## flow/design.v

```verilog
module distortion_correction #(
    parameter DATA_WIDTH = 16,
    parameter H_RES = 1280,
    parameter V_RES = 720
)(
    input clk,
    input rst_n,
    input [15:0] fx, fy,       
    input [15:0] cx, cy,       
    input [15:0] k1, k2, k3,   
    input valid_params,
    input [DATA_WIDTH-1:0] vin_data,
    input vin_de, vin_vs, vin_hs,
    input [9:0] pixel_x, pixel_y,
    output reg [DATA_WIDTH-1:0] vout_data,
    output reg vout_de, vout_vs, vout_hs,
    input [15:0] ram_rd_data,
    output reg [19:0] ram_rd_addr,
    output reg ram_rd_en
);
    localparam IDLE = 2'b00;
    localparam CALC = 2'b01;
    localparam WAIT = 2'b10;
    localparam OUT  = 2'b11;
    reg [1:0] state, next_state;
    reg signed [15:0] x_norm, y_norm;       
    reg signed [31:0] x2, y2, r2;           
    reg signed [31:0] r4, r6;               
    reg signed [31:0] distortion_factor;    
    reg signed [15:0] x_distorted, y_distorted;   
    reg [9:0] corrected_x, corrected_y;     
    reg [9:0] px_d1, py_d1, px_d2, py_d2;
    reg de_d1, vs_d1, hs_d1;
    reg de_d2, vs_d2, hs_d2;
    reg de_d3, vs_d3, hs_d3;
    reg [2:0] calc_cnt;
    always @(posedge clk or negedge rst_n) begin
        if (!rst_n) begin
            state <= IDLE;
        end else begin
            state <= next_state;
        end
    end
    always @(*) begin
        case (state)
            IDLE: next_state = (vin_de && valid_params) ? CALC : IDLE;
            CALC: next_state = (calc_cnt == 3'd4) ? WAIT : CALC;
            WAIT: next_state = OUT;
            OUT:  next_state = IDLE;
            default: next_state = IDLE;
        endcase
    end
    always @(posedge clk or negedge rst_n) begin
        if (!rst_n) begin
            calc_cnt <= 0;
            x_norm <= 0; y_norm <= 0;
            x2 <= 0; y2 <= 0; r2 <= 0;
            r4 <= 0; r6 <= 0;
            distortion_factor <= 0;
            x_distorted <= 0; y_distorted <= 0;
            corrected_x <= 0; corrected_y <= 0;
        end else begin
            case (state)
                IDLE: begin
                    calc_cnt <= 0;
                    if (vin_de && valid_params) begin
                        x_norm <= (pixel_x - cx);
                        y_norm <= (pixel_y - cy);
                    end
                end
                CALC: begin
                    calc_cnt <= calc_cnt + 1;
                    case (calc_cnt)
                        3'd0: begin
                            x2 <= x_norm * x_norm;
                            y2 <= y_norm * y_norm;
                        end
                        3'd1: begin
                            r2 <= x2 + y2;
                        end
                        3'd2: begin
                            r4 <= (r2 * r2) >> 16;   
                            r6 <= (r2 * r2 * r2) >> 24;
                        end
                        3'd3: begin
                            distortion_factor <= 32'h10000 + 
                                               ((k1 * r2) >> 8) + 
                                               ((k2 * r4) >> 8) + 
                                               ((k3 * r6) >> 8);
                        end
                        3'd4: begin
                            x_distorted <= (x_norm * distortion_factor) >> 16;
                            y_distorted <= (y_norm * distortion_factor) >> 16;
                        end
                    endcase
                end
                WAIT: begin
                    corrected_x <= cx + x_distorted;
                    corrected_y <= cy + y_distorted;
                end
                default: begin
                    calc_cnt <= 0;
                end
            endcase
        end
    end
    wire in_bounds = (corrected_x < H_RES) && (corrected_y < V_RES) && 
                    (corrected_x >= 0) && (corrected_y >= 0);
    always @(posedge clk or negedge rst_n) begin
        if (!rst_n) begin
            px_d1 <= 0; py_d1 <= 0; px_d2 <= 0; py_d2 <= 0;
            de_d1 <= 0; vs_d1 <= 0; hs_d1 <= 0;
            de_d2 <= 0; vs_d2 <= 0; hs_d2 <= 0;
            de_d3 <= 0; vs_d3 <= 0; hs_d3 <= 0;
            ram_rd_addr <= 0;
            ram_rd_en <= 0;
            vout_data <= 0;
            vout_de <= 0; vout_vs <= 0; vout_hs <= 0;
        end else begin
            px_d1 <= pixel_x; py_d1 <= pixel_y;
            px_d2 <= px_d1;   py_d2 <= py_d1;
            de_d1 <= vin_de; vs_d1 <= vin_vs; hs_d1 <= vin_hs;
            de_d2 <= de_d1;  vs_d2 <= vs_d1;  hs_d2 <= hs_d1;
            de_d3 <= de_d2;  vs_d3 <= vs_d2;  hs_d3 <= hs_d2;
            if (state == OUT) begin
                if (valid_params && de_d3 && in_bounds) begin
                    ram_rd_addr <= corrected_y * H_RES + corrected_x;
                    ram_rd_en <= 1'b1;
                end else begin
                    ram_rd_addr <= py_d2 * H_RES + px_d2;
                    ram_rd_en <= de_d3;
                end
            end else begin
                ram_rd_en <= 1'b0;
            end
            vout_data <= ram_rd_data;
            vout_de <= de_d3;
            vout_vs <= vs_d3;
            vout_hs <= hs_d3;
        end
    end
endmodule
```

## flow/run.sh

```bash
#!/bin/bash
# the make line also repeats each setting of config.mk as NAME=value (left out here)
make -C /OpenROAD-flow-scripts/flow DESIGN_CONFIG=/design/flow/config.mk WORK_HOME=/design/flow/orfs CLKGATE_MAP_FILE= finish
```

## flow/config.mk

```make
export PLATFORM = sky130hd
export DESIGN_NAME = distortion_correction
export DESIGN_NICKNAME = distortion_correction
export VERILOG_FILES = /design/flow/design.v
export SDC_FILE = /design/flow/constraint.sdc
export NUM_CORES = 4
export LEC_CHECK = 0
export ABC_AREA = 1
export CAP_MARGIN = 15
export CORE_MARGIN = 2
export CORE_UTILIZATION = 72
export CTS_CLUSTER_DIAMETER = 223
export HOLD_SLACK_MARGIN = 0.08
export SETUP_SLACK_MARGIN = 0.51
export SLEW_MARGIN = 5
```

## flow/constraint.sdc

```tcl
create_clock -name core_clock -period 9.41 [get_ports {clk}]
set_input_delay 1.8820 -clock core_clock [delete_from_list [all_inputs] [get_ports {clk}]]
set_output_delay 1.8820 -clock core_clock [all_outputs]
set_load 0.01 [all_outputs]
```

==> notes.md, run 1 <==
This memo summarizes the results of the implementation run.

Clocking
The hold buffer count at cts is 0. TritonCTS created 37 clock buffers. Clock-pin slew was measured on the worst setup and hold paths at 0.06 ns.

The clock tree has to reach between 300 and 400 sinks. The clock tree from TritonCTS is built. The number of buffers on the longest clock path is 3. At the later pin of the worst-skew pair, clock insertion delay measures around 0.64 ns. The clock H-tree reported by CTS has 2 levels. The cell chosen for the clock root is sky130_fd_sc_hd__clkbuf_16.

STA
Setup repair after global routing could not meet its margin everywhere. Subtracting the final worst setup slack from the clock period gives 12.10 ns. The final number of setup-violating endpoints is 8. Max-slew check failures listed in the final report amount to 0. The worst-margin pin slew is about 1.2 ns.

The aggregate negative setup slack is -20.18 ns. The setup slack of the critical path after layout is -2.69 ns. Static timing analysis puts the maximum clock frequency at between 0.08 and 0.09 GHz. The final cycle utilization of the critical path is 1.29. The worst-case headroom to the max-slew limit is 0.177. The number of endpoints with negative hold slack in the final report is 0. The clock arrives with between 0.05 and 0.06 ns of skew. The tightest hold margin is 0.349 ns.

Critical path
STA classifies the critical path endpoint as a flip-flop. STA puts the critical path data required time at 9.90 ns. For reference, the critical path is captured by r6[5]. Looking at the setup timing report, the critical path kind is reg2reg. The highest-delay cell along the critical path is sky130_fd_sc_hd__fa_1.

The number of gates on the worst path with buffers counted is roughly 44. The launch point of the critical path was reported as r2[3]. The dominant delay contributor by cell family on the critical path is adder cells.

Of all nets on the critical path, the largest fanout is 8. In this run the register-to-register setup slack is -2.69 ns. For the worst reg-to-reg path, the startpoint reported by OpenROAD is r2[3]. The worst setup path is launched from a flip-flop.

The total buffers and inverters traversed by the critical path is 14. The most used cell along the critical path is sky130_fd_sc_hd__fa_1. The critical path's largest stage delay is 0.60 ns.

The capture instance of the worst register-to-register path is r6[5]. The worst register-to-register path has a depth of between 40 and 50. STA puts the critical path data arrival time at ~13 ns.

Synthesis
The complex-gate fraction of the synthesized area is 0.0411. The cell taking the most area after synthesis is sky130_fd_sc_hd__fa_1. In this run, the synthesized area fraction spent on and/or/nand/nor cells is recorded as 0.146. The net count after synthesis is ~16k. Sorting the synthesized cells by how often they occur yields sky130_fd_sc_hd__inv_1 (3,797), sky130_fd_sc_hd__nand2_1 (3,055), sky130_fd_sc_hd__fa_1 (2,270).

The share of synthesized area in the top cell type comes to 0.436. After technology mapping, the gate count stands at approximately 13k. Averaged over all synthesized cells, the footprint is between 8 and 9 um^2. The warning tally printed by Yosys for this design is 1. Per the Yosys statistics, synthesis produced approximately 13k cells. The share of synthesized registers carrying an async set or reset is 1.00. The mux cell area share after synthesis is 0.000108. In this run, the synthesized area fraction spent on xor and xnor cells is recorded as 0.0314. Yosys attributes the largest share of cell area to sky130_fd_sc_hd__fa_1 (44%), sky130_fd_sc_hd__inv_1 (14%), sky130_fd_sc_hd__ha_1 (11%).

Per Yosys stat, the portion of area used by sequential elements is 0.0748. In the synthesized netlist the dominant register cell turns out to be sky130_fd_sc_hd__dfrtp_1. The mapped netlist covers ~100,000 um^2.

The post-synthesis chip area from yosys is around 100,000 um^2. The register bit total from synthesis is around 310. Per the synthesis report, the adder-cell share of the synthesized area is 0.550.

Among the non-sequential cells, adder cells take the most area. The post-synth count of flops with an enable pin is 0. The most used standard cell by instance count after synthesis is sky130_fd_sc_hd__inv_1.

The number of distinct library cells after synthesis is 68.

Cells and area
The core utilization of the finished layout is 0.822. The final net count is around 17k. The number of fillers in the final layout is just over 9k. The area growth from synthesis to final layout is 13.1%.

The register area is a little under 8000 um^2. The multi-input combinational cells in the finished layout cover a total of between 80,000 and 90,000 um^2. The finished cells cover around 120,000 um^2.

Route
Detailed-route iteration 0 reported a violation count of a little under 8k. The count of nets left with antenna violations once routing finished came out at 0. In the routed layout, each cell is associated on average with a via count of ~5.6. Per the detailed-route log, wirelength across all metal layers totals approximately 320,000 um. The total via count after detailed routing is around 87k. The final routed DRC violation total is 0. The number of optimization iterations in the first detailed-route pass is 19. The final routed wire length divided by cell count is around 21 um.

Die
The height of the chip is between 300 and 400 um. During I/O placement, the number of pins put on the boundary was roughly 210. The die is slightly below 400 um wide.

The number of rows in the core area is 139. The initial utilization of the core area, before any placement, comes to 0.726. The chip occupies 148,000 um^2. The core region area is about 140,000 um^2.

Global route
The number of global-route vias before repair was about 95k. The overall overflow remaining after global route is 0. The all-layer global routing usage is 0.447. Entering global routing, the biggest net connects 127 pins.

The initial antenna violation count is 6. The first global-routing pass estimated between 500,000 and 600,000 um of wire.

Placement
The count of buffers added on input and output ports is approximately 160. The HPWL reported at the end of detailed placement is between 200,000 and 300,000 um. The placement stage leaves a total instance area of approximately 110,000 um^2.

After its last routability iteration, the placer logged a weighted congestion of 1.03. Setup slack on the worst path after placement came out at -3.05 ns.

Job
Per the run summary, max-cap violations total 0. The stage-log warning count is 101.

Outcome
The run finished, with violations left. Failing layout checks were recorded as negative setup slack.

Worst hold path
The worst hold path was traced through 0 stages. The tightest min-delay check is of the reg2reg type. The source of the worst hold timing path is px_d1[0].

The end of the worst hold path is px_d2[0].
stage by stage:
| stage | cells |
|---|---|
| after floorplan | 12854 |
| after global placement | 15290 |
| after detailed placement | 15290 |
| after CTS | 15441 |
| after global routing | 15470 |
| final | 15471 |
final cells by class:
cell class,count,area share
Clock inverter,17,0.00137
Inverter,3824,0.122
Timing Repair Buffer,1173,0.0839
Sequential cell,312,0.0664
Antenna cell,2,0.0000424
Clock buffer,47,0.00859
Multi-Input combinational cell,8193,0.698
Tap cell,1903,0.0202
repair_timing:
action | in CTS | in global routing
pin swaps | 216 | 188
setup buffers | 84 | 28
gates cloned | 3 | 0
resized | 378 | 248
setup endpoints to repair | 21 | 21
routing by layer:
layer  up-vias  GRT usage  wire length [um]
met3      1534      0.114             34900
met2      5080      0.713            148000
met5         -          0                32
met1     42575      0.529            108000
li1      37952          -                 -
met4         4      0.319             29600
==> run 2: changes to the inputs <==
Settings changed: ABC_AREA 1 to 0, CAP_MARGIN 15 to 30, CELL_PAD_IN_SITES_DETAIL_PLACEMENT from default to 2, CELL_PAD_IN_SITES_GLOBAL_PLACEMENT from default to 3, CORE_ASPECT_RATIO from default to 1.1, CORE_UTILIZATION 72 to 28, CTS_CLUSTER_DIAMETER 223 to 400, GPL_ROUTABILITY_DRIVEN from default to 0, HOLD_SLACK_MARGIN 0.08 to default, MAX_ROUTING_LAYER from default to met4, MIN_ROUTING_LAYER from default to met2, SETUP_SLACK_MARGIN 0.51 to default, SLEW_MARGIN 5 to 20.
Clock period 9.41 ns to 12.6 ns, I/O delays scaled along.
==> notes.md, run 2 <==
This memo summarizes the results of the implementation run.

Outcome
The run finished, with violations left. Failing layout checks were recorded as negative setup slack.

Route
The total via count after detailed routing came to 100k (+15%). The overall routed net length is 385,000 um (+20%). The remaining antenna violation count is 0 (unchanged). The final routed DRC violation total was 0 (unchanged). The post-detailed-route via-to-cell ratio came to 6.13 (+8.9%). The initial detailed-routing violation count was 9,700 (+24%). The number of optimization iterations in the first detailed-route pass is 6 (-13).

The final routed wire length divided by cell count is 23.6 um (+14%).

Synthesis
Yosys attributes the largest share of cell area to sky130_fd_sc_hd__fa_1 (45%), sky130_fd_sc_hd__ha_1 (12%), sky130_fd_sc_hd__inv_1 (10%). The number of distinct library cells after synthesis was 77 (+13%). The net count after synthesis is 14.3k (-12%).

The post-synthesis sequential area ratio is 0.0778 (+0.00292). The total cells reported by yosys after synthesis is 10.9k (-15%). Sorting the synthesized cells by how often they occur yields sky130_fd_sc_hd__inv_1 (2,785), sky130_fd_sc_hd__fa_1 (2,270), sky130_fd_sc_hd__nand2_1 (1,594). The mux cell area share after synthesis is 0.00775 (+0.00764). The mean instance size in the synthesized netlist is 9.19 um^2 (+13%). The share of synthesized registers carrying an async set or reset came to 1.00 (unchanged). The area of the mapped netlist is 100,000 um^2 (-3.8%). The register bit total from synthesis is 312 (unchanged). For this run the top cell type by instance count after synthesis was sky130_fd_sc_hd__inv_1. The complex-gate fraction of the synthesized area is 0.0433 (+0.00225). The fraction of the mapped netlist area in simple logic gates is 0.135 (-0.0102). The fraction of synthesized cell area taken by the top area cell type is 0.453 (+0.0170). The number of flops mapped to enable cells by yosys is 0 (unchanged). In the synthesized netlist the dominant register cell turns out to be sky130_fd_sc_hd__dfrtp_1. The xor-xnor portion of the synthesized cell area is 0.0419 (+0.0106).

The cell count after synthesis is 10.9k (-15%). The number of warnings issued by yosys was 1 (unchanged). The largest family of logic cells by area is adder cells.

The area share of fa/ha/maj cells after synthesis came to 0.572 (+0.0214). The cell taking the most area after synthesis is sky130_fd_sc_hd__fa_1. The post-synthesis chip area from yosys is 100,000 um^2 (-3.8%).

STA
The final cycle utilization of the critical path is 1.18 (-0.103). The highest clock rate is 0.0671 GHz (-19%). The aggregate negative setup slack was -7.58 ns (+12.60 ns).

The tightest hold margin is 0.344 ns (-0.00489 ns). Setup repair after global routing could not meet its margin everywhere. The time the worst path needs with I/O delays and setup was 14.90 ns (+2.80 ns). The final worst clock skew was 0.0733 ns (+0.0188 ns).

The worst-case headroom to the max-slew limit is 0.338 (+0.161). The number of endpoints with negative hold slack in the final report is 0 (unchanged). The worst-margin pin slew is 0.993 ns (-0.238 ns). The number of slew-limit violations in the final report is 0 (unchanged).

The setup slack of the critical path after layout is -2.30 ns (+0.385 ns). The final number of setup-violating endpoints came to 8 (unchanged).

Placement
The count of buffers inserted at the top-level ports came to 161 (unchanged). The area of placed instances was 112,000 um^2 (-1.7%). The HPWL reported at the end of detailed placement is 309,000 um (+18%).

Critical path
The total buffers and inverters traversed by the critical path is 14 (unchanged). The data required time at the worst endpoint is 13.24 ns (+3.34 ns). The worst setup path is of the reg2reg kind. Per the timing report, the most critical flop-to-flop path finishes at r6[7].

The depth of the most critical reg-to-reg path is 62 (+41%). The number of gates on the worst path with buffers counted is 62 (+41%). On the critical path the largest part of the delay comes from adder cells.

Among all stages on the critical path, the largest delay is contributed by sky130_fd_sc_hd__fa_1. STA lists the startpoint of the worst register-to-register path as r2[4]. The start point of the critical path is r2[4].

The arrival time reported for the critical path endpoint is 15.54 ns (+2.96 ns). The maximum fanout along the worst path is 4 (-4). The setup slack of the most critical reg-to-reg path is -2.30 ns (+0.39 ns). The kind of start point of the critical path is a flip-flop. The critical path's largest stage delay came to 0.59 ns (about the same). OpenSTA lists the critical path endpoint as r6[7]. STA classifies the critical path endpoint as a flip-flop.

Clocking
The clock tree from TritonCTS is built. The latest clock arrival within the worst-skew pair came to 0.79 ns (+0.15 ns). The cell sitting at the root of the clock tree is a sky130_fd_sc_hd__clkbuf_16. The clock slew seen by the registers of the worst setup and hold paths is 0.06 ns (about the same). The number of buffers on the longest clock path came to 3 (unchanged). The hold buffer count at cts came to 0 (unchanged). The number of H-tree branching levels is 2 (unchanged). The clock buffer count from CTS was 52 (+41%). The total clock sinks is 312 (unchanged).

Cells and area
The number of fillers in the final layout is 39.8k (+340%). The register area was 7840 um^2 (about the same). The combinational cell area excluding buffers and inverters is 80,900 um^2 (-1.8%). The final instance area is 115,000 um^2 (-2.6%). The core utilization of the finished layout is 0.322 (-0.499). The final net count came to 14.8k (-13%). The area growth from synthesis to final layout is 14.5%.

Global route
The global-route wire length before repair is 581,000 um (+15%). The all-layer global routing usage was 0.339 (-0.108). The number of global-route vias before repair is 130k (+36%). The overall overflow remaining after global route is 0 (unchanged). The largest net degree at the start of global routing is 76 (-40%). The initial antenna violation count is 25 (+19).

Die
The floorplan die width was 575 um (+49%). The number of ports placed on the die boundary is 210 (unchanged). The chip footprint is 363,000 um^2 (+150%). The fraction of the core area occupied by cells at floorplan came to 0.281 (-0.445). The height of the chip is 632 um (+64%). The number of rows in the core area was 230 (+65%). The core region area is 357,000 um^2 (+150%).

Job
The reported max-cap violation count is 0 (unchanged). The stage-log warning count is 101 (unchanged).

Worst hold path
The worst hold path stage count is 0 (unchanged). For the worst min-delay path, the startpoint reported by OpenROAD is hs_d2. The end of the worst hold path is hs_d3. The classification of the worst-slack hold path is reg2reg.
## run 2: cell type report
cell class,count,area share
Multi-Input combinational cell,7348,0.704
Inverter,2786,0.0910
Sequential cell,312,0.0682
Timing Repair Buffer,855,0.0647
Tap cell,4756,0.0518
Clock buffer,61,0.0121
Clock inverter,37,0.00555
Antenna cell,147,0.00320
## run 2: through the flow
stage                     cells  worst slack (ns)
after floorplan           10930             -1.26
after global placement    16026             -2.51
after detailed placement  16030             -2.69
after CTS                 16144             -2.28
after global routing      16264             -2.87
final                     16302             -2.30
## run 2: layer usage
metal / track usage / up-vias / wire (um)
met1: - / 37576 / 0
li1: - / 32542 / -
met2: 0.410 / 28572 / 216000
met5: - / - / 0
met4: 0.0324 / 0 / 15900
met3: 0.427 / 1279 / 154000
## run 2: what timing repair did
item,in CTS,in global routing
setup buffers,17,7
setup endpoints to repair,8,12
cloned,0,0
pin swaps,61,43
resized,62,55
==> run 3: changes to the inputs <==
Settings changed: ABC_AREA 0 to 1, CAP_MARGIN 30 to 20, CELL_PAD_IN_SITES_DETAIL_PLACEMENT 2 to default, CELL_PAD_IN_SITES_GLOBAL_PLACEMENT 3 to default, CORE_ASPECT_RATIO 1.1 to default, CORE_UTILIZATION 28 to 61, CTS_CLUSTER_DIAMETER 400 to default, CTS_CLUSTER_SIZE from default to 100, GPL_ROUTABILITY_DRIVEN 0 to default, MAX_ROUTING_LAYER met4 to default, MIN_ROUTING_LAYER met2 to default.
Clock period 12.6 ns to 13.9 ns, I/O delays scaled along.
==> notes.md, run 3 <==
This memo summarizes the results of the implementation run.

STA
The worst-margin pin slew is 1.20 ns (+0.203 ns). The setup slack of the critical path after layout is 0.516 ns (+2.82 ns). The number of endpoints with negative hold slack in the final report is 0 (unchanged). Setup repair after global routing left no endpoint under its margin. The worst-case headroom to the max-slew limit is 0.200 (-0.138).

The time the worst path needs with I/O delays and setup is 13.38 ns (-1.52 ns). The final cycle utilization of the critical path was 0.963 (-0.220). The final worst clock skew is 0.0511 ns (-0.0222 ns).

The aggregate negative setup slack is 0 ns (+7.58 ns). The tightest hold margin came to 0.335 ns (-0.00943 ns). The number of slew-limit violations in the final report is 0 (unchanged). The final number of setup-violating endpoints is 0 (-8). The highest clock rate came to 0.0747 GHz (+11%).

Cells and area
The final net count is 16.1k (+9.1%). In this run the layout overhead on the synthesized area is reported as 4.97%.

Route
The total via count after detailed routing is 79.7k (-20%). The final routed wire length divided by cell count is 19.5 um (-17%). The initial detailed-routing violation count came to 5,416 (-44%). The number of optimization iterations in the first detailed-route pass is 7 (+1). The post-detailed-route via-to-cell ratio is 5.33 (-13%). The final routed DRC violation total is 0 (unchanged). The remaining antenna violation count is 0 (unchanged). The overall routed net length came to 292,000 um (-24%).

Synthesis
The area share of fa/ha/maj cells after synthesis came to 0.550 (-0.0214). The number of warnings issued by yosys came to 1 (unchanged). The number of distinct library cells after synthesis is 68 (-12%). The largest family of logic cells by area is adder cells. The number of flops mapped to enable cells by yosys was 0 (unchanged).

The mux cell area share after synthesis came to 0.000108 (-0.00764). Yosys attributes the largest share of cell area to sky130_fd_sc_hd__fa_1 (44%), sky130_fd_sc_hd__inv_1 (14%), sky130_fd_sc_hd__ha_1 (11%). The fraction of synthesized cell area taken by the top area cell type came to 0.436 (-0.0170). The share of synthesized registers carrying an async set or reset was 1.00 (unchanged). The register bit total from synthesis is 312 (unchanged). The xor-xnor portion of the synthesized cell area is 0.0314 (-0.0106). For reference, the top cells by count after synthesis are sky130_fd_sc_hd__inv_1 (3,797), sky130_fd_sc_hd__nand2_1 (3,055), sky130_fd_sc_hd__fa_1 (2,270). The fraction of the mapped netlist area in simple logic gates is 0.146 (+0.0102).

The cell count after synthesis is 12.9k (+18%). The net count after synthesis is 16.3k (+13%). The post-synthesis chip area from yosys came to 104,000 um^2 (+3.9%). The synthesis stats list as the most numerous cell sky130_fd_sc_hd__inv_1.

The cell taking the most area after synthesis is sky130_fd_sc_hd__fa_1. The complex-gate fraction of the synthesized area is 0.0411 (-0.00225). The total cells reported by yosys after synthesis came to 12.9k (+18%). The dominant synthesized flop cell is sky130_fd_sc_hd__dfrtp_1.

The post-synthesis sequential area ratio is 0.0748 (-0.00292). The mean instance size in the synthesized netlist is 8.12 um^2 (-12%). The area of the mapped netlist came to 104,000 um^2 (+3.9%).

Critical path
The worst setup path is captured at a flip-flop. STA lists the endpoint of the worst register-to-register path as r6[7]. The critical path's largest stage delay was 0.58 ns (about the same).

The number of gates on the worst path with buffers counted was 44 (-29%). The kind of start point of the critical path is a flip-flop. According to the timing report, the critical path is launched from r2[17]. The depth of the most critical reg-to-reg path is 44 (-29%). The most used cell along the critical path is sky130_fd_sc_hd__fa_1. The maximum fanout along the worst path is 34 (+30).

Following the worst setup path forward leads to its endpoint at r6[7]. The arrival time reported for the critical path endpoint is 13.91 ns (-1.63 ns). On the critical path, the stage with the largest delay is an instance of sky130_fd_sc_hd__dfrtp_1. The source of the worst register-to-register timing path is r2[17]. The dominant delay contributor by cell family on the critical path is adder cells.

The data required time at the worst endpoint came to 14.43 ns (+1.19 ns). The total buffers and inverters traversed by the critical path came to 10 (-4). The setup slack of the most critical reg-to-reg path is 0.52 ns (+2.82 ns). The critical path is of the reg2reg type.

Outcome
The flow ran to the end and the layout has no timing, DRC or antenna violations.

Clocking
The number of buffers on the longest clock path is 3 (unchanged). The cell chosen for the clock root is sky130_fd_sc_hd__clkbuf_16. The hold buffer count at cts was 0 (unchanged). The latest clock arrival within the worst-skew pair was 0.64 ns (-0.15 ns). The total clock sinks came to 312 (unchanged). The clock slew seen by the registers of the worst setup and hold paths is 0.07 ns (about the same). The clock buffer count from CTS is 39 (-25%). The number of H-tree branching levels came to 2 (unchanged). The clock tree from TritonCTS is built.

Global route
The number of global-route vias before repair is 86.1k (-34%). Global route summary, busiest routing layer listed as met2. The largest net degree at the start of global routing is 129 (+70%).

The fraction of met3 tracks used by global routing is 0.0420 (-0.385). The met1 track demand over resource was 0.454 (+0.454). The met2 capacity usage during global routing is 0.587 (+0.177). The all-layer global routing usage is 0.350 (+0.0114).

The initial antenna violation count is 6 (-76%). The global-route wire length before repair came to 472,000 um (-19%). The overall overflow remaining after global route is 0 (unchanged).

Die
The core region area was 170,000 um^2 (-52%). The height of the chip is 418 um (-34%). The chip footprint is 174,000 um^2 (-52%). The fraction of the core area occupied by cells at floorplan was 0.615 (+0.334). The floorplan die width is 418 um (-27%). The number of ports placed on the die boundary was 210 (unchanged). The number of rows in the core area was 151 (-34%).

Worst hold path
The classification of the worst-slack hold path is reg2reg. The worst hold path terminates at px_d2[6]. The source of the worst hold timing path is px_d1[6]. The worst hold path stage count is 0 (unchanged).

Job
The reported max-cap violation count is 0 (unchanged). The stage-log warning count is 95 (-5.9%).

Placement
The HPWL reported at the end of detailed placement is 238,000 um (-23%). Per the gpl log, the routability congestion estimate is around 0.95. The count of buffers inserted at the top-level ports is 161 (unchanged). The setup slack at placement is 0.350 ns (+3.04 ns).
## run 3: layout make-up
type	instances	area, um^2
Antenna cell	3	7.51
Timing Repair Buffer	328	2960
Multi-Input combinational cell	8193	80200
Fill cell	14973	60100
Clock inverter	27	340
Inverter	3824	14400
Clock buffer	45	1030
Tap cell	2218	2780
Sequential cell	312	7840
## run 3: through the flow
stage | instance area (um^2) | utilization | cells
finish | 110000 | 0.646 | 14950
detailed placement | 108000 | 0.637 | 14872
global route | 110000 | 0.645 | 14948
CTS | 109000 | 0.645 | 14944
global placement | 108000 | 0.637 | 14872
floorplan | 104000 | - | 12854
## run 3: layer usage
metal  part of all wire  routed length [um]
met2               0.48              140000
met3              0.068               20000
met1               0.39              114000
met5            0.00015                  45
met4              0.059               17400
## run 3: repair_timing
action                                  in CTS  in global routing
endpoints found under the setup margin       0                  5
setup buffers                                0                  1
gates resized                                0                  6
==> run 4: changes to the inputs <==
Settings changed: ABC_AREA 1 to default, CORE_UTILIZATION 61 to 56, CTS_CLUSTER_SIZE 100 to 98.
Clock period 13.9 ns to 12.2 ns, I/O delays scaled along.
==> notes.md, run 4 <==
This memo summarizes the results of the implementation run.

Synthesis
The most used flip-flop cell after synthesis is sky130_fd_sc_hd__dfrtp_1. The mean instance size in the synthesized netlist was 9.19 um^2 (+13%). The net count after synthesis came to 14.3k (-12%). The post-synthesis chip area from yosys is 100,000 um^2 (-3.8%). The complex-gate fraction of the synthesized area is 0.0433 (+0.00225).

Summed over all instances, the cell type with the most area after synthesis is sky130_fd_sc_hd__fa_1. The area of the mapped netlist is 100,000 um^2 (-3.8%). The post-synthesis sequential area ratio is 0.0778 (+0.00292).

The mux cell area share after synthesis is 0.00775 (+0.00764). The fraction of the mapped netlist area in simple logic gates was 0.135 (-0.0102). The total cells reported by yosys after synthesis is 10.9k (-15%). The number of warnings issued by yosys is 1 (unchanged). The share of synthesized registers carrying an async set or reset is 1.00 (unchanged). The number of distinct library cells after synthesis is 77 (+13%). By count the netlist is led by sky130_fd_sc_hd__inv_1 (2,785), sky130_fd_sc_hd__fa_1 (2,270), sky130_fd_sc_hd__nand2_1 (1,594).

By area, the combinational part of the netlist is dominated by adder cells. The register bit total from synthesis is 312 (unchanged). The fraction of synthesized cell area taken by the top area cell type is 0.453 (+0.0170). The number of flops mapped to enable cells by yosys is 0 (unchanged). sky130_fd_sc_hd__inv_1 is the most common cell in the netlist. The area share of fa/ha/maj cells after synthesis is 0.572 (+0.0214). The xor-xnor portion of the synthesized cell area is 0.0419 (+0.0106). The synthesis report lists the most area-consuming cells as sky130_fd_sc_hd__fa_1 (45%), sky130_fd_sc_hd__ha_1 (12%), sky130_fd_sc_hd__inv_1 (10%). The cell count after synthesis is 10.9k (-15%).

Cells and area
The final instance area is 110,000 um^2 (+0.76%). The count of placed standard cells in the final layout, fillers left out came to 13.7k (-8.5%). The register area is 7840 um^2 (about the same). The number of fillers in the final layout is 15.5k (+3.8%). The final net count is 14.7k (-8.8%). The combinational cell area excluding buffers and inverters is 80,900 um^2 (+0.81%). The area growth from synthesis to final layout is 9.89%.

Critical path
The dominant delay contributor by cell family on the critical path is adder cells. The most used cell along the critical path is sky130_fd_sc_hd__fa_1. The total buffers and inverters traversed by the critical path came to 12 (+2).

The setup slack of the most critical reg-to-reg path came to -2.26 ns (-2.78 ns). On the critical path, the stage with the largest delay is an instance of sky130_fd_sc_hd__fa_2. The number of gates on the worst path with buffers counted is 59 (+34%). The arrival time reported for the critical path endpoint was 15.01 ns (+1.10 ns). The data required time at the worst endpoint is 12.75 ns (-1.68 ns).

The depth of the most critical reg-to-reg path is 59 (+34%). The type of the setup path with the least slack is reg2reg. The maximum fanout along the worst path is 6 (-82%).

The element type at the critical path end is a flip-flop. In this run the worst setup path begins at r2[3]. STA classifies the critical path startpoint as a flip-flop. Per the timing report, the most critical flop-to-flop path originates at r2[3]. The worst register-to-register path ends at r6[7]. The critical path's largest stage delay came to 0.59 ns (about the same). In this run the worst setup path terminates at r6[7].

Route
The number of optimization iterations in the first detailed-route pass came to 5 (-2). The post-detailed-route via-to-cell ratio is 5.24 (-1.6%). The remaining antenna violation count came to 0 (unchanged). The final routed DRC violation total is 0 (unchanged). The initial detailed-routing violation count is 3,610 (-33%). The overall routed net length is 272,000 um (-6.9%). The final routed wire length divided by cell count is 19.9 um (+1.8%).

The total via count after detailed routing came to 71.7k (-10%).

Clocking
The number of H-tree branching levels is 2 (unchanged). The total clock sinks came to 312 (unchanged). The latest clock arrival within the worst-skew pair is 0.69 ns (+0.05 ns). TritonCTS built the clock tree. The clock slew seen by the registers of the worst setup and hold paths is 0.06 ns (about the same). The hold buffer count at cts is 0 (unchanged).

Per the CTS log, the root buffer master is sky130_fd_sc_hd__clkbuf_16. The clock buffer count from CTS was 45 (+15%). The number of buffers on the longest clock path is 3 (unchanged).

STA
The worst-case headroom to the max-slew limit is 0.324 (+0.124). The number of slew-limit violations in the final report is 0 (unchanged). The final worst clock skew was 0.0443 ns (-0.00680 ns).

The worst-margin pin slew is 1.01 ns (-0.183 ns). The aggregate negative setup slack is -7.11 ns (-7.11 ns). The final number of setup-violating endpoints is 8 (+8). The setup slack of the critical path after layout is -2.26 ns (-2.78 ns).

The number of endpoints with negative hold slack in the final report is 0 (unchanged). Setup repair after global routing could not meet its margin everywhere. The final cycle utilization of the critical path is 1.19 (+0.223). The highest clock rate was 0.0691 GHz (-7.5%).

The time the worst path needs with I/O delays and setup is 14.46 ns (+1.08 ns).

Global route
The initial antenna violation count is 12 (+6). The all-layer global routing usage is 0.315 (-0.0355). The number of global-route vias before repair is 80.1k (-7.0%). The largest net degree at the start of global routing is 112 (-13%). The overall overflow remaining after global route was 0 (unchanged). The global-route wire length before repair is 443,000 um (-6.1%).

Placement
The weighted congestion at the end of routability-driven global placement is 0.925 (-2.2%). The setup slack at placement came to -2.66 ns (-3.01 ns). The count of buffers inserted at the top-level ports came to 161 (unchanged). The area of placed instances is 108,000 um^2 (about the same). The HPWL reported at the end of detailed placement was 222,000 um (-6.6%). The post-placement cell count is 13.6k (-8.9%).

Die
The core region area is 178,000 um^2 (+5.0%). The number of rows in the core area came to 155 (+2.6%). The number of ports placed on the die boundary is 210 (unchanged). The chip footprint is 183,000 um^2 (+4.8%). The height of the chip is 427 um (+2.4%). The fraction of the core area occupied by cells at floorplan is 0.563 (-0.0515).

The floorplan die width is 427 um (+2.4%).

Worst hold path
Looking at the hold checks, the worst path lands on py_d2[3]. The worst hold path stage count is 0 (unchanged). The type recorded for the worst min-delay path is reg2reg. For the worst min-delay path, the startpoint reported by OpenROAD is py_d1[3].

Outcome
The flow ran to the end, but the layout failed its checks. The layout checks failed on negative setup slack.

Job
The reported max-cap violation count came to 0 (unchanged). The stage-log warning count is 97 (+2.1%).
-- run 4: timing repair --
item | CTS | global route
buffers inserted | 30 | 9
setup endpoints to repair | 8 | 9
resized | 62 | 37
hold endpoints to repair | 0 | 0
pin swaps | 56 | 38
-- run 4: final cells by class --
class,count,area share
diodes,5,0.000113
repair buffers,790,0.0604
well taps,2355,0.0267
flip-flops and latches,312,0.0710
clock inverters,29,0.00348
multi-input cells,7348,0.733
clock buffers,52,0.0107
inverters,2786,0.0948
-- run 4: per-layer routing --
metal  global-route usage  routed length, um  vias to the layer above
met5                    0                 17                        -
met4                0.116              11700                        4
met3               0.0295              12300                      471
met2                0.554             138000                     1705
met1                0.403             110000                    37152
li1                     -                  -                    32398
-- run 4: stage by stage --
| step | hold slack (ns) | utilization |
|---|---|---|
| finish | 0.343 | 0.619 |
| global route | 0.350 | 0.619 |
| CTS | 0.345 | 0.618 |
| detailed placement | 0.336 | 0.606 |
| global placement | 0.331 | 0.606 |
| floorplan | 0.331 | - |
==> run 5: changes to the inputs <==
Settings changed: CORE_UTILIZATION 56 to 9, CTS_CLUSTER_SIZE 98 to default.
Clock period 12.2 ns to 27.5 ns, I/O delays scaled along.
==> notes.md, run 5 <==
This memo summarizes the results of the implementation run.

Outcome
The flow ran to the end and the layout has no timing, DRC or antenna violations.

Global route
The number of global-route vias before repair is 74.8k (-6.7%). The largest net degree at the start of global routing is 112 (unchanged). The all-layer global routing usage is 0.0496 (-0.265). The initial antenna violation count was 60 (+48).

The global-route wire length before repair was 440,000 um (-0.73%). The overall overflow remaining after global route is 0 (unchanged).

Synthesis
The cell count after synthesis is 10.9k (unchanged). The fraction of synthesized cell area taken by the top area cell type is 0.453 (unchanged). The net count after synthesis was 14.3k (unchanged). The share of synthesized registers carrying an async set or reset came to 1.00 (unchanged). The xor-xnor portion of the synthesized cell area is 0.0419 (unchanged).

The area of the mapped netlist was 100,000 um^2 (unchanged). The commonest cells after synthesis are sky130_fd_sc_hd__inv_1 (2,785), sky130_fd_sc_hd__fa_1 (2,270), sky130_fd_sc_hd__nand2_1 (1,594). The post-synthesis chip area from yosys is 100,000 um^2 (unchanged). The total cells reported by yosys after synthesis is 10.9k (unchanged). The register bit total from synthesis came to 312 (unchanged).

The number of warnings issued by yosys was 1 (unchanged). The number of distinct library cells after synthesis is 77 (unchanged). The number of flops mapped to enable cells by yosys is 0 (unchanged). In the synthesized netlist the dominant register cell turns out to be sky130_fd_sc_hd__dfrtp_1. The complex-gate fraction of the synthesized area is 0.0433 (unchanged).

The area share of fa/ha/maj cells after synthesis came to 0.572 (unchanged). The most frequently used library cell after synthesis is sky130_fd_sc_hd__inv_1. The post-synthesis sequential area ratio is 0.0778 (unchanged). The fraction of the mapped netlist area in simple logic gates was 0.135 (unchanged). The cell taking the most area after synthesis is sky130_fd_sc_hd__fa_1.

After synthesis, the cell types taking the most area are sky130_fd_sc_hd__fa_1 (45%), sky130_fd_sc_hd__ha_1 (12%), sky130_fd_sc_hd__inv_1 (10%). The mean instance size in the synthesized netlist is 9.19 um^2 (unchanged). The mux cell area share after synthesis is 0.00775 (unchanged). Among the non-sequential cells, adder cells take the most area.

Critical path
The end point of the critical path is r6[7]. Looking at the reg2reg group, the worst path ends at r6[7]. The dominant delay contributor by cell family on the critical path is adder cells.

The depth of the most critical reg-to-reg path is 59 (unchanged). For reference, the critical path is launched at r2[6]. The source of the worst register-to-register timing path is r2[6]. The critical path's largest stage delay is 0.65 ns (+0.06 ns). The most used cell along the critical path is sky130_fd_sc_hd__xnor2_1.

The total buffers and inverters traversed by the critical path is 9 (-3). The data required time at the worst endpoint is 28.02 ns (+15.27 ns). The maximum fanout along the worst path was 34 (+28).

For this design, the slowest cell found on the critical path is sky130_fd_sc_hd__a311oi_2. The setup slack of the most critical reg-to-reg path is 10.31 ns (+12.57 ns). The type of the setup path with the least slack is reg2reg.

The worst setup path is captured at a flip-flop. The number of gates on the worst path with buffers counted was 59 (unchanged). The arrival time reported for the critical path endpoint is 17.71 ns (+2.70 ns).

The kind of start point of the critical path is a flip-flop.

STA
The time the worst path needs with I/O delays and setup is 17.19 ns (+2.73 ns). The aggregate negative setup slack came to 0 ns (+7.11 ns). The final worst clock skew came to 0.0417 ns (-0.00263 ns). The setup slack of the critical path after layout is 10.31 ns (+12.57 ns). The number of endpoints with negative hold slack in the final report was 0 (unchanged).

The final cycle utilization of the critical path is 0.625 (-0.560). The highest clock rate is 0.0582 GHz (-16%). The number of slew-limit violations in the final report is 0 (unchanged). The worst-margin pin slew was 1.14 ns (+0.124 ns). The worst-case headroom to the max-slew limit is 0.239 (-0.0850). The final number of setup-violating endpoints is 0 (-8). Setup repair after global routing left no endpoint under its margin.

Clocking
The total clock sinks is 312 (unchanged). The quantity of gates resized following cts is 0 (-100%). The number of buffers on the longest clock path is 3 (unchanged). The number of post-CTS setup repair buffers was 0 (-100%).

The number of H-tree branching levels was 2 (unchanged). The latest clock arrival within the worst-skew pair is 0.67 ns (-0.02 ns). The clock buffer count from CTS was 42 (-6.7%). The clock tree from TritonCTS is built. The clock slew seen by the registers of the worst setup and hold paths came to 0.06 ns (about the same).

The tree is rooted in a sky130_fd_sc_hd__clkbuf_16. The hold buffer count at cts was 0 (unchanged).

Worst hold path
The end of the worst hold path is py_d2[9]. The worst hold path stage count was 0 (unchanged). The classification of the worst-slack hold path is reg2reg. The worst hold path begins at py_d1[9].

Route
The final routed wire length divided by cell count is 10.7 um (-46%). The remaining antenna violation count came to 0 (unchanged). The total via count after detailed routing was 68.8k (-4.1%).

The post-detailed-route via-to-cell ratio is 2.68 (-49%). The initial detailed-routing violation count was 3,698 (+2.4%). The overall routed net length came to 274,000 um (+0.94%).

The number of optimization iterations in the first detailed-route pass is 7 (+2). The final routed DRC violation total is 0 (unchanged).

Die
The number of rows in the core area was 388 (+150%). The fraction of the core area occupied by cells at floorplan came to 0.0901 (-0.473). The chip footprint is 1,120,000 um^2 (+520%). The number of ports placed on the die boundary is 210 (unchanged). The height of the chip is 1060 um (+150%). The floorplan die width is 1060 um (+150%).

The core region area is 1,110,000 um^2 (+530%).

Job
The reported max-cap violation count came to 0 (unchanged). The stage-log warning count is 98 (+1.0%).

Cells and area
The final net count was 14.2k (-3.2%). The area growth from synthesis to final layout is 21.0%. The number of fillers in the final layout is 128k (+730%).

The count of placed standard cells in the final layout, fillers left out is 25.7k (+88%).

Placement
The post-placement cell count is 25.6k (+89%). The HPWL reported at the end of detailed placement is 221,000 um (-0.45%). The weighted congestion at the end of routability-driven global placement is 0.807 (-13%). The count of buffers inserted at the top-level ports came to 161 (unchanged). The setup slack at placement is 10.35 ns (+13.01 ns).
-- run 5: per-layer routing --
layer | track usage | up-vias | wire length (um)
met4 | 0.0115 | 8 | 6920
li1 | - | 31478 | -
met5 | 0 | - | 49
met1 | 0.0653 | 35336 | 120000
met3 | 0.00830 | 333 | 17100
met2 | 0.0845 | 1644 | 130000
-- run 5: through the flow --
step / hold slack [ns] / area [um^2] / util
after floorplan: 0.331 / 100000 / -
after global placement: 0.331 / 120000 / 0.108
after detailed placement: 0.335 / 120000 / 0.108
after CTS: 0.347 / 121000 / 0.109
after global routing: 0.349 / 122000 / 0.109
final: 0.347 / 122000 / 0.109
-- run 5: cell type report --
| class | instances | area (um^2) | share of cell area |
|---|---|---|---|
| antenna | 18 | 45.0 | 0.000371 |
| clock buffer | 53 | 1140 | 0.00940 |
| clock inverter | 24 | 285 | 0.00235 |
| inverter | 2786 | 10500 | 0.0860 |
| multi-input combinational | 7348 | 80400 | 0.661 |
| sequential | 312 | 7830 | 0.0645 |
| tap | 14820 | 18500 | 0.153 |
| timing repair buffer | 327 | 2860 | 0.0235 |
==> run 6: changes to the inputs <==
Settings changed: ABC_AREA from default to 0, CAP_MARGIN 20 to 25, CELL_PAD_IN_SITES_DETAIL_PLACEMENT from default to 2, CORE_UTILIZATION 9 to 15, CTS_CLUSTER_SIZE from default to 96, GPL_TIMING_DRIVEN from default to 0, MIN_ROUTING_LAYER from default to met2, PLACE_DENSITY_LB_ADDON from default to 0.09.
Clock period 27.5 ns to 21.0 ns, I/O delays scaled along.
==> notes.md, run 6 <==
This memo summarizes the results of the implementation run.

Critical path
The type of the setup path with the least slack is reg2reg. Among cell families on the critical path, the largest total delay comes from adder cells. The data required time at the worst endpoint is 21.60 ns (-6.42 ns). The critical path's largest stage delay was 0.98 ns (+0.33 ns). The largest individual stage delay along the critical path comes from the cell sky130_fd_sc_hd__dfrtp_1. The capture instance of the worst register-to-register path is r6[7]. The end point of the critical path is r6[7]. The setup slack of the most critical reg-to-reg path came to 0.39 ns (-9.92 ns).

In this run the critical register-to-register path is launched from r2[5]. STA classifies the critical path startpoint as a flip-flop. The depth of the most critical reg-to-reg path is 56 (-5.1%). The total buffers and inverters traversed by the critical path is 10 (+1).

The maximum fanout along the worst path is 10 (-71%). The number of gates on the worst path with buffers counted is 56 (-5.1%). The start point of the critical path is r2[5]. The element type at the critical path end is a flip-flop.

The arrival time reported for the critical path endpoint is 21.21 ns (+3.50 ns).

Clocking
The latest clock arrival within the worst-skew pair came to 0.75 ns (+0.08 ns). The total clock sinks was 312 (unchanged). The number of post-CTS setup repair buffers is 0 (unchanged). The number of H-tree branching levels is 2 (unchanged). The cell chosen for the clock root is sky130_fd_sc_hd__clkbuf_16.

The clock tree from TritonCTS is built. The number of buffers on the longest clock path came to 3 (unchanged). The clock buffer count from CTS is 48 (+14%). The clock slew seen by the registers of the worst setup and hold paths was 0.06 ns (about the same). The hold buffer count at cts was 0 (unchanged).

Synthesis
The complex-gate fraction of the synthesized area is 0.0433 (unchanged). The share of synthesized registers carrying an async set or reset was 1.00 (unchanged). The register bit total from synthesis is 312 (unchanged). The number of flops mapped to enable cells by yosys is 0 (unchanged). The number of distinct library cells after synthesis is 77 (unchanged). By area the synthesized netlist is led by sky130_fd_sc_hd__fa_1 (45%), sky130_fd_sc_hd__ha_1 (12%), sky130_fd_sc_hd__inv_1 (10%).

The number of warnings issued by yosys is 1 (unchanged). The most used standard cell by instance count after synthesis is sky130_fd_sc_hd__inv_1. The fraction of synthesized cell area taken by the top area cell type is 0.453 (unchanged). The area of the mapped netlist is 100,000 um^2 (unchanged). The synthesis run identifies the leading combinational cell family as adder cells. The area share of fa/ha/maj cells after synthesis was 0.572 (unchanged). The dominant synthesized flop cell is sky130_fd_sc_hd__dfrtp_1. The cell count after synthesis is 10.9k (unchanged). By count the netlist is led by sky130_fd_sc_hd__inv_1 (2,785), sky130_fd_sc_hd__fa_1 (2,270), sky130_fd_sc_hd__nand2_1 (1,594). The post-synthesis sequential area ratio came to 0.0778 (unchanged). The total cells reported by yosys after synthesis came to 10.9k (unchanged). The net count after synthesis is 14.3k (unchanged).

The fraction of the mapped netlist area in simple logic gates was 0.135 (unchanged). The post-synthesis chip area from yosys was 100,000 um^2 (unchanged). The mean instance size in the synthesized netlist was 9.19 um^2 (unchanged). The xor-xnor portion of the synthesized cell area is 0.0419 (unchanged). The mux cell area share after synthesis was 0.00775 (unchanged). The cell type that accounts for the most area after synthesis is sky130_fd_sc_hd__fa_1.

Die
The floorplan die width is 822 um (-22%). The height of the chip is 822 um (-22%). The fraction of the core area occupied by cells at floorplan is 0.150 (+0.0603). The number of ports placed on the die boundary came to 210 (unchanged). The number of rows in the core area is 300 (-23%).

The chip footprint is 676,000 um^2 (-40%). The core region area is 667,000 um^2 (-40%).

Worst hold path
The classification of the worst-slack hold path is reg2reg. The worst hold path stage count is 0 (unchanged). STA lists the startpoint of the worst hold path as py_d1[5]. The path with the worst hold slack has its endpoint at py_d2[5].

STA
The worst-margin pin slew is 1.27 ns (+0.132 ns). The tightest hold margin is 0.339 ns (-0.00735 ns). The number of slew-limit violations in the final report was 0 (unchanged). The aggregate negative setup slack is 0 ns (unchanged). The worst-case headroom to the max-slew limit is 0.154 (-0.0856). The final number of setup-violating endpoints came to 0 (unchanged). Setup repair after global routing left no endpoint under its margin. The time the worst path needs with I/O delays and setup came to 20.61 ns (+3.42 ns). The final worst clock skew is 0.0300 ns (-0.0117 ns). The number of endpoints with negative hold slack in the final report came to 0 (unchanged). The final cycle utilization of the critical path is 0.981 (+0.356).

The highest clock rate is 0.0485 GHz (-17%).

Global route
The global-route wire length before repair came to 692,000 um (+57%). The all-layer global routing usage is 0.220 (+0.171). The number of global-route vias before repair came to 131k (+76%).

The largest net degree at the start of global routing is 86 (-23%). The overall overflow remaining after global route is 0 (unchanged). The initial antenna violation count is 11 (-82%).

Cells and area
The final instance area is 117,000 um^2 (-3.4%). In this run the layout overhead on the synthesized area is reported as 16.9%. The count of placed standard cells in the final layout, fillers left out was 20.4k (-20%). The final net count is 14.6k (+2.9%).

The core utilization of the finished layout came to 0.176 (+0.0667).

Placement
The post-placement cell count is 20.1k (-22%). The area of placed instances is 115,000 um^2 (-4.5%). The weighted congestion at the end of routability-driven global placement is 0.930 (+15%).

The HPWL reported at the end of detailed placement is 411,000 um (+86%). The count of buffers inserted at the top-level ports is 153 (-5.0%).

Job
The stage-log warning count is 94 (-4.1%). The reported max-cap violation count is 0 (unchanged).

Route
The initial detailed-routing violation count is 9,404 (+150%). The remaining antenna violation count is 0 (unchanged). The overall routed net length is 494,000 um (+80%).

The final routed wire length divided by cell count is 24.2 um (+130%). The total via count after detailed routing is 102k (+48%). The number of optimization iterations in the first detailed-route pass is 6 (-1). The final routed DRC violation total was 0 (unchanged). The post-detailed-route via-to-cell ratio is 4.99 (+86%).

Outcome
The flow ran to the end and the layout has no timing, DRC or antenna violations.
==> run 6: stage by stage <==
step | setup slack [ns]
floorplan | 6.42
global placement | -2.29
detailed placement | 0.548
CTS | 0.488
global route | 0.0126
finish | 0.390
==> run 6: cell type report <==
class / count / area, um^2
inverters: 2786 / 10500
clock inverters: 20 / 255
multi-input cells: 7348 / 80500
flip-flops and latches: 312 / 7810
clock buffers: 67 / 1360
fillers: 77209 / 550000
diodes: 257 / 643
plain buffers: 484 / 1980
repair buffers: 255 / 3170
well taps: 8909 / 11100
==> run 6: per-layer routing <==
metal / global-route usage / part of all wire / vias to the layer above
met4: 0.0216 / 0.039 / 123
li1: - / - / 32401
met1: - / 0 / 37433
met2: 0.269 / 0.53 / 30709
met3: 0.298 / 0.42 / 1401
met5: 0.0724 / 0.0093 / -
==> run 6: repair_timing <==
item                       in CTS  in global routing
resized                         0                  3
hold endpoints to repair        0                  0
setup endpoints to repair       0                  1
==> run 7: changes to the inputs <==
Settings changed: ABC_AREA 0 to default, CAP_MARGIN 25 to 20, CELL_PAD_IN_SITES_DETAIL_PLACEMENT 2 to default, CORE_UTILIZATION 15 to 40, CTS_CLUSTER_SIZE 96 to default, GPL_TIMING_DRIVEN 0 to default, MIN_ROUTING_LAYER met2 to default, PLACE_DENSITY_LB_ADDON 0.09 to default.
Clock period 21.0 ns to 20.0 ns, I/O delays scaled along.
==> notes.md, run 7 <==
This memo summarizes the results of the implementation run.

Placement
The setup slack at placement is 3.31 ns (+2.77 ns). The count of buffers inserted at the top-level ports is 161 (+5.2%). The area of placed instances is 105,000 um^2 (-8.1%).

The post-placement cell count is 14.1k (-30%). The HPWL reported at the end of detailed placement is 207,000 um (-50%). The weighted congestion at the end of routability-driven global placement is 0.882 (-5.2%).

Synthesis
The cell taking the most area after synthesis is sky130_fd_sc_hd__fa_1. The xor-xnor portion of the synthesized cell area is 0.0419 (unchanged). The share of synthesized registers carrying an async set or reset is 1.00 (unchanged). The area of the mapped netlist is 100,000 um^2 (unchanged). The number of distinct library cells after synthesis is 77 (unchanged).

The fraction of the mapped netlist area in simple logic gates is 0.135 (unchanged). The fraction of synthesized cell area taken by the top area cell type is 0.453 (unchanged). The total cells reported by yosys after synthesis is 10.9k (unchanged).

The post-synthesis sequential area ratio was 0.0778 (unchanged). The number of flops mapped to enable cells by yosys is 0 (unchanged). The mean instance size in the synthesized netlist is 9.19 um^2 (unchanged). By count the netlist is led by sky130_fd_sc_hd__inv_1 (2,785), sky130_fd_sc_hd__fa_1 (2,270), sky130_fd_sc_hd__nand2_1 (1,594). The post-synthesis chip area from yosys is 100,000 um^2 (unchanged). The number of warnings issued by yosys was 1 (unchanged). The mux cell area share after synthesis came to 0.00775 (unchanged). The cell count after synthesis was 10.9k (unchanged). The commonest register cell is sky130_fd_sc_hd__dfrtp_1. The area share of fa/ha/maj cells after synthesis is 0.572 (unchanged). The largest family of logic cells by area is adder cells. Among all cell types in the netlist, the one instantiated most often is sky130_fd_sc_hd__inv_1. For reference, the top cells by area after synthesis are sky130_fd_sc_hd__fa_1 (45%), sky130_fd_sc_hd__ha_1 (12%), sky130_fd_sc_hd__inv_1 (10%). The complex-gate fraction of the synthesized area came to 0.0433 (unchanged). The register bit total from synthesis came to 312 (unchanged).

The net count after synthesis is 14.3k (unchanged).

Route
The post-detailed-route via-to-cell ratio is 4.96 (-0.70%). The overall routed net length is 265,000 um (-46%). The total via count after detailed routing came to 70.3k (-31%). The final routed DRC violation total is 0 (unchanged). The number of optimization iterations in the first detailed-route pass was 5 (-1).

The final routed wire length divided by cell count is 18.7 um (-23%). The initial detailed-routing violation count is 4,008 (-57%). The remaining antenna violation count came to 0 (unchanged).

Critical path
The capture instance of the worst register-to-register path is r6[7]. The kind of start point of the critical path is a flip-flop. The critical path's slowest stage uses the library cell sky130_fd_sc_hd__xnor2_1. The dominant delay contributor by cell family on the critical path is adder cells. The depth of the most critical reg-to-reg path is 53 (-5.4%). The arrival time reported for the critical path endpoint is 17.21 ns (-4.00 ns). The data required time at the worst endpoint was 20.50 ns (-1.10 ns). The timing report shows the most common cell along the critical path to be sky130_fd_sc_hd__fa_1. For reference, the critical path is captured by r6[7].

The number of gates on the worst path with buffers counted came to 53 (-5.4%). The critical path in this run is classified as reg2reg. The setup slack of the most critical reg-to-reg path is 3.29 ns (+2.90 ns). The element type at the critical path end is a flip-flop.

The critical path's largest stage delay is 0.81 ns (-0.17 ns). In this run the worst setup path begins at r2[3]. The source of the worst register-to-register timing path is r2[3].

The maximum fanout along the worst path is 51 (+41). The total buffers and inverters traversed by the critical path is 9 (-1).

Clocking
The total clock sinks came to 312 (unchanged). TritonCTS built the clock tree. The tree is rooted in a sky130_fd_sc_hd__clkbuf_16. The latest clock arrival within the worst-skew pair is 0.68 ns (-0.07 ns). The number of buffers on the longest clock path is 3 (unchanged). The number of post-CTS setup repair buffers is 0 (unchanged). The number of H-tree branching levels is 2 (unchanged). The hold buffer count at cts came to 0 (unchanged). The quantity of gates resized following cts is 0 (unchanged). The clock buffer count from CTS was 44 (-8.3%). The clock slew seen by the registers of the worst setup and hold paths was 0.06 ns (about the same).

Cells and area
The register area is 7830 um^2 (+0.22%). The area growth from synthesis to final layout is 6.55%. The final net count came to 14.2k (-3.0%). The count of placed standard cells in the final layout, fillers left out is 14.2k (-31%). The core utilization of the finished layout is 0.430 (+0.254). The final instance area is 107,000 um^2 (-8.8%). The number of fillers in the final layout came to 24.5k (-68%). The combinational cell area excluding buffers and inverters is 80,400 um^2 (-0.18%).

STA
The setup slack of the critical path after layout is 3.29 ns (+2.90 ns). The final cycle utilization of the critical path came to 0.835 (-0.146). The time the worst path needs with I/O delays and setup is 16.71 ns (-3.90 ns).

The final worst clock skew is 0.0714 ns (+0.0414 ns). The final number of setup-violating endpoints is 0 (unchanged). The number of slew-limit violations in the final report is 0 (unchanged). The number of endpoints with negative hold slack in the final report is 0 (unchanged). The tightest hold margin is 0.344 ns (+0.00512 ns). The aggregate negative setup slack is 0 ns (unchanged). The worst-margin pin slew is 1.23 ns (-0.0364 ns). Setup repair after global routing left no endpoint under its margin. The highest clock rate was 0.0599 GHz (+23%). The worst-case headroom to the max-slew limit was 0.172 (+0.0184).

Global route
The largest net degree at the start of global routing came to 112 (+30%). The all-layer global routing usage is 0.215 (-0.00526). The initial antenna violation count is 27 (+16). The number of global-route vias before repair came to 79.2k (-40%). The overall overflow remaining after global route came to 0 (unchanged).

The global-route wire length before repair is 434,000 um (-37%).

Worst hold path
The tightest min-delay check is of the reg2reg type. The end of the worst hold path is py_d2[0]. The worst hold path stage count is 0 (unchanged). The source of the worst hold timing path is py_d1[0].

Die
The number of ports placed on the die boundary is 210 (unchanged). The height of the chip is 505 um (-39%). The fraction of the core area occupied by cells at floorplan was 0.403 (+0.253).

The chip footprint is 255,000 um^2 (-62%). The number of rows in the core area is 183 (-39%). The core region area is 249,000 um^2 (-63%). The floorplan die width is 505 um (-39%).

Job
The stage-log warning count was 95 (+1.1%). The reported max-cap violation count is 0 (unchanged).

Outcome
The flow ran to the end and the layout has no timing, DRC or antenna violations.
==> run 7: layout make-up <==
| type | instances | share of cell area |
|---|---|---|
| multi-input combinational | 7348 | 0.751 |
| inverter | 2786 | 0.0977 |
| sequential | 312 | 0.0732 |
| tap | 3330 | 0.0389 |
| timing repair buffer | 297 | 0.0245 |
| clock buffer | 57 | 0.0114 |
| clock inverter | 24 | 0.00286 |
| antenna | 13 | 0.000304 |
==> run 7: layer usage <==
metal / track usage / wire length (um) / share of wire
met1: 0.279 / 110000 / 0.41
met2: 0.369 / 129000 / 0.49
met3: 0.0296 / 15400 / 0.058
met4: 0.0726 / 10200 / 0.038
met5: 0 / 94 / 0.00036
==> run 8: changes to the inputs <==
Settings changed: CORE_UTILIZATION 40 to 59, SETUP_SLACK_MARGIN from default to 3.81.
Clock period 20.0 ns to 14.7 ns, I/O delays scaled along.
==> notes.md, run 8 <==
This memo summarizes the results of the implementation run.

Synthesis
The cell count after synthesis is 10.9k (unchanged). The number of flops mapped to enable cells by yosys is 0 (unchanged). The share of synthesized registers carrying an async set or reset came to 1.00 (unchanged).

Among the non-sequential cells, adder cells take the most area. By area the synthesized netlist is led by sky130_fd_sc_hd__fa_1 (45%), sky130_fd_sc_hd__ha_1 (12%), sky130_fd_sc_hd__inv_1 (10%). The fraction of synthesized cell area taken by the top area cell type is 0.453 (unchanged). The post-synthesis chip area from yosys is 100,000 um^2 (unchanged). The complex-gate fraction of the synthesized area is 0.0433 (unchanged).

For this run, the leading register cell type out of synthesis is sky130_fd_sc_hd__dfrtp_1. The fraction of the mapped netlist area in simple logic gates is 0.135 (unchanged). The number of warnings issued by yosys is 1 (unchanged).

Critical path
The arrival time reported for the critical path endpoint was 15.01 ns (-2.20 ns). The highest-delay cell along the critical path is sky130_fd_sc_hd__fa_1. The setup slack of the most critical reg-to-reg path is 0.21 ns (-3.08 ns). The total buffers and inverters traversed by the critical path is 9 (unchanged). STA classifies the critical path endpoint as a flip-flop. The data required time at the worst endpoint came to 15.22 ns (-5.28 ns). The depth of the most critical reg-to-reg path is 60 (+13%). STA classifies the critical path startpoint as a flip-flop. The dominant delay contributor by cell family on the critical path is adder cells.

The critical path is of the reg2reg type. The critical path starts at r2[4]. The critical path's largest stage delay is 0.53 ns (-0.28 ns). The capture instance of the worst register-to-register path is r6[7].

Global route
The largest net degree at the start of global routing is 114 (+1.8%). The number of global-route vias before repair is 78.4k (-0.95%). The overall overflow remaining after global route is 0 (unchanged). The initial antenna violation count is 20 (-26%). The all-layer global routing usage is 0.314 (+0.0988). The global-route wire length before repair came to 424,000 um (-2.2%).

Route
The final routed DRC violation total is 0 (unchanged). The initial detailed-routing violation count was 3,715 (-7.3%). The post-detailed-route via-to-cell ratio was 5.31 (+7.2%).

After detailed routing, no signal wire sits above met4.

STA
The number of endpoints with negative hold slack in the final report is 0 (unchanged). The highest clock rate came to 0.0690 GHz (+15%). The worst-margin pin slew is 1.11 ns (-0.121 ns). Setup repair after global routing could not meet its margin everywhere. The final number of setup-violating endpoints came to 0 (unchanged). The worst-case headroom to the max-slew limit is 0.255 (+0.0830). The number of slew-limit violations in the final report is 0 (unchanged).

Worst hold path
The startpoint identified for the worst hold timing path is hs_d2. STA shows the worst min-delay path finishing at hs_d3. The classification of the worst-slack hold path is reg2reg.

Job
The stage-log warning count came to 100 (+5.3%). The reported max-cap violation count was 0 (unchanged).

Clocking
The total clock sinks came to 312 (unchanged). The hold buffer count at cts came to 0 (unchanged). The latest clock arrival within the worst-skew pair is 0.66 ns (-0.02 ns). The cell chosen for the clock root is sky130_fd_sc_hd__clkbuf_16. TritonCTS built the clock tree.

The clock buffer count from CTS was 43 (-2.3%). The number of buffers on the longest clock path is 3 (unchanged).

Die
The chip footprint came to 174,000 um^2 (-32%). The core region area is 169,000 um^2 (-32%). The floorplan die width is 417 um (-18%). The number of ports placed on the die boundary is 210 (unchanged). The height of the chip is 417 um (-18%). The number of rows in the core area came to 151 (-17%).

Outcome
The flow ran to the end and the layout has no timing, DRC or antenna violations.

Cells and area
The final net count is 14.4k (+1.8%). The number of fillers in the final layout is 14.3k (-41%). The area growth from synthesis to final layout is 8.49%.
run 8: through the flow:
step           hold WS (ns)  std cells  area [um^2]  setup slack (ns)  utilization
2_1_floorplan         0.331      10930       101000             0.840            -
3_3_place_gp          0.332      13155       106000            -0.152        0.625
3_5_place_dp          0.336      13155       106000            -0.221        0.625
4_1_cts               0.350      13266       108000             0.136        0.638
5_1_grt               0.352      13306       109000            -0.384        0.644
6_report              0.347      13310       109000             0.214        0.644
run 8: routing by layer:
metal | track usage | up-vias
met5 | 0 | -
li1 | - | 31924
met4 | 0.106 | 0
met2 | 0.541 | 1859
met3 | 0.0338 | 446
met1 | 0.415 | 36510
run 8: what timing repair did:
item                       CTS  global route
cloned                       0             2
setup buffers               31            30
pin swaps                   73            95
gates resized              178           179
setup endpoints to repair   21            19
run 8: final cells by class:
class	count	area [um^2]	area share
well taps	2218	2780	0.0255
flip-flops and latches	312	7830	0.0719
inverters	2786	10500	0.0960
multi-input cells	7348	81500	0.749
clock buffers	56	1180	0.0109
repair buffers	554	4760	0.0437
clock inverters	24	363	0.00333
diodes	12	30.0	0.000276
